==> flow/design.v (excerpt) <==
module rv32i_core(clk,rst,imem_data,dmem_rdata,  
                  imem_addr,dmem_addr,dmem_wdata,dmem_we,dmem_size  
                  );
clock: 5.78 ns
lec_check: 0
cap_margin: 35
core_margin: 2
core_utilization: 66
cts_cluster_size: 37
slew_margin: 30
run.sh (not shown) runs the stock make flow with config.mk's settings and CLKGATE_MAP_FILE=.
The baseline ended with an error in 5_1_grt.
Next try:
- CAP_MARGIN: 35 -> 20
- CORE_UTILIZATION: 66 -> 58
- CTS_CLUSTER_SIZE: 37 -> 21
- SLEW_MARGIN: 30 -> 20
- clock period: 5.78 -> 4.36 ns (I/O delays scaled with it)
The changed run reached the layout checks and failed them: setup timing; synthesized area is unchanged; synthesized cell count stays the same; die size rises by 14%.
Next try:
- CORE_UTILIZATION: 58 -> 68
- CTS_CLUSTER_SIZE: 21 -> 41
- SETUP_SLACK_MARGIN: default -> 1.31
- clock period: 4.36 -> 5.58 ns (I/O delays scaled with it)
The changed run ended with an error in 5_1_grt (GRT-0232).
Die area decreases by 15%.
Synthesized area is unchanged.
Synthesized cell count stays the same.
Next try:
- CORE_UTILIZATION: 68 -> 66
- CTS_CLUSTER_SIZE: 41 -> default
- SETUP_SLACK_MARGIN: 1.31 -> default
- SLEW_MARGIN: 20 -> 30
- clock period: 5.58 -> 5.78 ns (I/O delays scaled with it)
- The new run stopped in 5_1_grt with GRT-0232
- synthesized cell count stays the same
- area after synthesis stays the same
- die area rose by 3.0%

* * *

Starting RTL as in the previous note.
export LEC_CHECK = 0
export ABC_AREA = 1
export CAP_MARGIN = 20
export CELL_PAD_IN_SITES_DETAIL_PLACEMENT = 1
export CELL_PAD_IN_SITES_GLOBAL_PLACEMENT = 2
export CORE_MARGIN = 7
export CORE_UTILIZATION = 57
export CTS_CLUSTER_DIAMETER = 61
export GPL_TIMING_DRIVEN = 1
export HOLD_SLACK_MARGIN = 0.24
export MAX_ROUTING_LAYER = met5
export MIN_ROUTING_LAYER = met2
export SETUP_SLACK_MARGIN = -0.16
export SLEW_MARGIN = 5
export TNS_END_PERCENT = 60
create_clock -name core_clock -period 7.36 [get_ports {clk}]
The starting point stopped in 3_1_place_gp_skip_io on GPL-0301.
Then changed:
- ABC_AREA: 1 -> unset
- CELL_PAD_IN_SITES_DETAIL_PLACEMENT: 1 -> unset
- CELL_PAD_IN_SITES_GLOBAL_PLACEMENT: 2 -> unset
- CORE_MARGIN: 7 -> 2
- CORE_UTILIZATION: 57 -> 40
- CTS_CLUSTER_DIAMETER: 61 -> unset
- GPL_TIMING_DRIVEN: 1 -> unset
- HOLD_SLACK_MARGIN: 0.24 -> unset
- MAX_ROUTING_LAYER: met5 -> unset
- MIN_ROUTING_LAYER: met2 -> unset
- SETUP_SLACK_MARGIN: -0.16 -> unset
- SLEW_MARGIN: 5 -> 20
- TNS_END_PERCENT: 60 -> unset
- clock period: 7.36 -> 7.86 ns (I/O delays scaled with it)
What happened: With this change the flow finished with timing, DRC and antenna clean; synthesized cell count falls by about 40%; area after synthesis falls by 1.8%; die size rises by about 32%.
Then changed:
- CORE_UTILIZATION: 40 -> 72
- CTS_CLUSTER_SIZE: unset -> 37
- HOLD_SLACK_MARGIN: unset -> 0.29
- SETUP_SLACK_MARGIN: unset -> 1.83
- clock period: 7.86 -> 6.3 ns (I/O delays scaled with it)
=> The changed run stopped in 5_1_grt. Area after synthesis stays the same. Die size drops by 44%. Synthesized cell count is unchanged.

* * *

rv32i_core again, from the RTL that the note above started with.
Settings: LEC_CHECK=0, CAP_MARGIN=35, CORE_MARGIN=2, CORE_UTILIZATION=66, CTS_CLUSTER_SIZE=21, SLEW_MARGIN=30; clock period 5.78 ns.
The starting point stopped in 5_1_grt (GRT-0232).
Edit:
- CAP_MARGIN: 35 -> 20
- CORE_UTILIZATION: 66 -> 68
- CTS_CLUSTER_SIZE: 21 -> 41
- SETUP_SLACK_MARGIN: unset -> 1.61
- SLEW_MARGIN: 30 -> 20
- clock period: 5.78 -> 5.6 ns (I/O delays scaled with it)
Outcome: The changed run never finished: it broke off in 4_1_cts. Synthesized area stays the same. Die size came out lower by 2.9%. Synthesized cell count stays the same.
Edit:
- CAP_MARGIN: 20 -> 5
- CORE_UTILIZATION: 68 -> 70
- SETUP_SLACK_MARGIN: 1.61 -> unset
- clock period: 5.6 -> 5.64 ns (I/O delays scaled with it)
Effect: The changed run stopped in 5_1_grt; synthesized cell count stays the same; synthesized area does not change; die area goes down by a few percent.

* * *

Setup of the baseline:
rv32i_core again, from the RTL that the note above started with.
Settings: LEC_CHECK=0, CAP_MARGIN=0, CORE_MARGIN=3, CORE_UTILIZATION=58, GPL_TIMING_DRIVEN=1, MAX_ROUTING_LAYER=met5, MIN_ROUTING_LAYER=met1, PLACE_DENSITY_LB_ADDON=0.06, SETUP_SLACK_MARGIN=-0.33, SLEW_MARGIN=20; clock period 4.36 ns.
The baseline ran in full, but the layout does not pass; the checks complain about negative setup slack.
What the candidate does differently from the baseline at the input level:
Settings: MAX_ROUTING_LAYER no longer set, was met5; CTS_CLUSTER_SIZE now 41, previously not set; CORE_MARGIN now 2, was 3; GPL_TIMING_DRIVEN no longer set, was 1; SETUP_SLACK_MARGIN now 1.43, was -0.33; MIN_ROUTING_LAYER no longer set, was met1; CORE_UTILIZATION now 66, was 58; PLACE_DENSITY_LB_ADDON no longer set, was 0.06; CAP_MARGIN now 20, was 0; the clock period (ns, I/O delays scaled along) now 5.71, was 4.36.
### Flow results
- Re number of placed I/O pins: no difference whatsoever between the candidate and the baseline.
- The log for the candidate ends in 5_1_grt with error GRT-0232, so the run never completed.
- Reported for the candidate and the baseline, synthesized area turned out identical to the last digit.
- For standard-cell row count, dividing the value from the candidate by the value from the baseline gives 0.940.
- Lower standard cell core area goes to the candidate over the baseline.
- Between the candidate and the baseline, the die outline height is lower for the candidate.
- Count of buffers added by post-CTS timing repair for setup in the candidate is 52 higher than in the baseline
- Placement-stage cell area in the candidate vs the baseline: down 3700 sq um
- The candidate vs. the baseline: mean post-synth cell area saw little to no change, die size saw a decrease.

* * *

== run 1 ==
rv32i_core again, from the RTL that the note above started with.
export LEC_CHECK = 0
export ABC_AREA = 1
export CAP_MARGIN = 20
export CORE_MARGIN = 2
export CORE_UTILIZATION = 68
export CTS_CLUSTER_DIAMETER = 253
export CTS_CLUSTER_SIZE = 95
export PLACE_DENSITY = 0.37
export SETUP_SLACK_MARGIN = 1.2
export SLEW_MARGIN = 20
export TNS_END_PERCENT = 10
create_clock -name core_clock -period 4.91 [get_ports {clk}]
Status(run 1) = ERROR, stage = 5_1_grt
--- input diff run 1..run 2 ---
- CTS_CLUSTER_SIZE: 95 -> unset
- SETUP_SLACK_MARGIN: 1.2 -> unset
- MAX_ROUTING_LAYER: unset -> met4
- TNS_END_PERCENT: 10 -> unset
- CORE_UTILIZATION: 68 -> 40
- ABC_AREA: 1 -> unset
- CORE_MARGIN: 2 -> 10
- PLACE_DENSITY: 0.37 -> unset
- PLACE_DENSITY_LB_ADDON: unset -> 0.29
- CTS_CLUSTER_DIAMETER: 253 -> unset
- the clock period (ns, I/O delays scaled along): 4.91 -> 8.5
Compared with run 1, run 2 shows part of the Yosys area used for sequential elements higher by 1.0 points. NOTE die span in y run 1->run 2 increased by more than a quarter. Compare run 1 and run 2 | horizontal die dimension higher: run 2. Summary of run 2 over run 1: number of buffer cells added on primary ports comparable, pre-CTS setup slack now sits higher, number of resized instances in the post-cts repair step -612, synthesized area per cell has increased. Run 2 completed; timing, DRC and antenna clean. Placement row count ended up 29% higher on run 2 than on run 1. Diff run 1 -> run 2: instance count of the mapped netlist decreased 3,446; synthesized cell area went down by 0.0014 sq mm; count of H-tree levels built during CTS picked up an extra 3.
Edits applied to the flow inputs when going from run 2 to run 3:
- CORE_UTILIZATION changed from 40 to 72
- CORE_MARGIN changed from 10 to 2
- CTS_CLUSTER_SIZE newly set to 25
- PLACE_DENSITY_LB_ADDON removed (was 0.29)
- SETUP_SLACK_MARGIN newly set to 0.88
- MAX_ROUTING_LAYER removed (was met4)
- the clock period (ns, I/O delays scaled along) changed from 8.5 to 6.17
--- outcome ---
Run 3: GRT-0116 in 5_1_grt -> run aborted. Post-placement cell area for run 3: 870 sq um up relative to run 2. Run 2 → run 3: overall die height decreased 130 microns; number of resized instances in the post-cts repair step rose by 364; CTS buffer count fell by about 7%; cell row count went down; pre-CTS worst setup slack dropped 1.43 ns. Measured against run 3, the overall chip area of run 2 comes out at 1.9 times the reference value.
[inputs] run 4 vs run 3
- SETUP_SLACK_MARGIN now 1.83, was 0.88
- CTS_CLUSTER_SIZE now 37, was 25
- HOLD_SLACK_MARGIN now -0.05, previously not set
- CTS_CLUSTER_DIAMETER now 357, previously not set
- the clock period (ns, I/O delays scaled along) now 6.3, was 6.17
Notes after the runs:
- Run 4 did not run to completion, as it errored out during 5_1_grt.
- Cell area after placement: run 4 < run 3
- Status: number of cells in the design after placement parity (run 3, run 4)
- Run 4 vs run 3 — post-cts gate resize count dropped by more than half
- Compared with run 3, routability congestion estimate from global placement in run 4 increased slightly.
Inputs modified between run 4 and run 5:
- clearing HOLD_SLACK_MARGIN, which used to be -0.05
- swapping 1.83 for -0.27 in SETUP_SLACK_MARGIN
- swapping 72 for 68 in CORE_UTILIZATION
- clearing CTS_CLUSTER_SIZE, which used to be 37
- clearing CTS_CLUSTER_DIAMETER, which used to be 357
- swapping 6.3 for 4.96 in the clock period (ns, I/O delays scaled along)
Not one of run 5 and run 4 finished clean.
Run 5 never completed; the flow aborted with a tool error in 5_1_grt.
Number of cells upsized or downsized after cts in run 5 is 12% below run 4.
Initial standard-cell utilization of the core in run 5 is 3.7 points below run 4.
Compared run 5 against run 4; synthesized cell count within noise.
Run 5 ends up with a die height that is about 3% higher than in run 4.

* * *

Setup of red:
Starting RTL as in the previous note.
// rv32i_core
module rv32i_core(clk,rst,imem_data,dmem_rdata,  
                  imem_addr,dmem_addr,dmem_wdata,dmem_we,dmem_size  
                  );
    input         clk,rst;
    input  [31:0] imem_data;
    input  [31:0] dmem_rdata;
    output [31:0] imem_addr;
    output [31:0] dmem_addr;
    output [31:0] dmem_wdata;
    output        dmem_we;
    output [1:0]  dmem_size;
    wire        StallF,StallD,StallE,StallM,FlushD,FlushE,FlushW;
    wire [1:0]  ForwardAE,ForwardBE;
    wire        PCSrcE;
    wire [31:0] instrD,PCD,PCPlus4D;
    wire        RegWriteE,MemWriteE,JumpE,BranchE,ALUSrcE;
    wire [1:0]  ResultSrcE, MemSizeE;
    wire [3:0]  ALUCtrlE;
    wire [4:0]  Rs1E,Rs2E,RdE;
    wire [31:0] RD1E,RD2E,PCE,ExtImmE,PCPlus4E;
    wire        RegWriteM,MemWriteM,IsPerM;
    wire [1:0]  ResultSrcM, MemSizeM;
    wire [4:0]  RdM;
    wire [31:0] ALUResultM,WriteDataM,PCPlus4M,PCTargetE;
    wire        RegWriteW;
    wire [1:0]  ResultSrcW;
    wire [4:0]  RdW;
  ...
export LEC_CHECK = 0
export ABC_AREA = 1
export CAP_MARGIN = 20
export CORE_MARGIN = 2
export CORE_UTILIZATION = 69
export CTS_CLUSTER_DIAMETER = 354
export CTS_CLUSTER_SIZE = 21
export HOLD_SLACK_MARGIN = 0.29
export PLACE_DENSITY_LB_ADDON = 0.04
export SETUP_SLACK_MARGIN = 1.26
export SLEW_MARGIN = 20
create_clock -name core_clock -period 4.36 [get_ports {clk}]
red: aborted in 5_1_grt (tool error)
Setup changes, red to blue
Settings: a deleted SETUP_SLACK_MARGIN that had been 1.26; a deleted PLACE_DENSITY_LB_ADDON that had been 0.04; a change of CORE_UTILIZATION from 69 to 58.
## What came out
- In blue the implementation completed, yet the final layout does not meet the checks, the culprit being setup timing.
- Looking at initial core utilization, blue sits 11 points below red.
- Comparing blue against red, there is no change at all in complex-gate fraction of the synthesized area.
- Sort red and blue by number of gates given a new drive strength after cts, ascending, and blue comes first.
- Changes observed in blue relative to red: vertical die dimension saw an increase; floorplan die width saw an increase; number of hold buffers added after CTS saw little to no change.
- Relative to red, the overall chip area measured on blue has increased by more than 10%.
- Post-placement worst setup slack (lower): red
The inputs of green differ from those of blue as listed below.
Settings: CTS_CLUSTER_SIZE changed from 21 to 37; CTS_CLUSTER_DIAMETER removed (was 354); CORE_UTILIZATION changed from 58 to 72; SETUP_SLACK_MARGIN newly set to 1.23; ABC_AREA removed (was 1); PLACE_DENSITY newly set to 0.64; the clock period (ns, I/O delays scaled along) changed from 4.36 to 4.56.
Run status, green: aborted in 4_1_cts, error DPL-0033. Sort blue and green by final weighted congestion of routability-driven global placement, descending, and green comes first. Post-synthesis adder-cell area fraction: green vs blue, no meaningful difference. Comparing half-perimeter wire length of the detailed placement result for blue and green, the bigger number came from green. Compared with blue, green shows synthesized cell count lower by 3446.
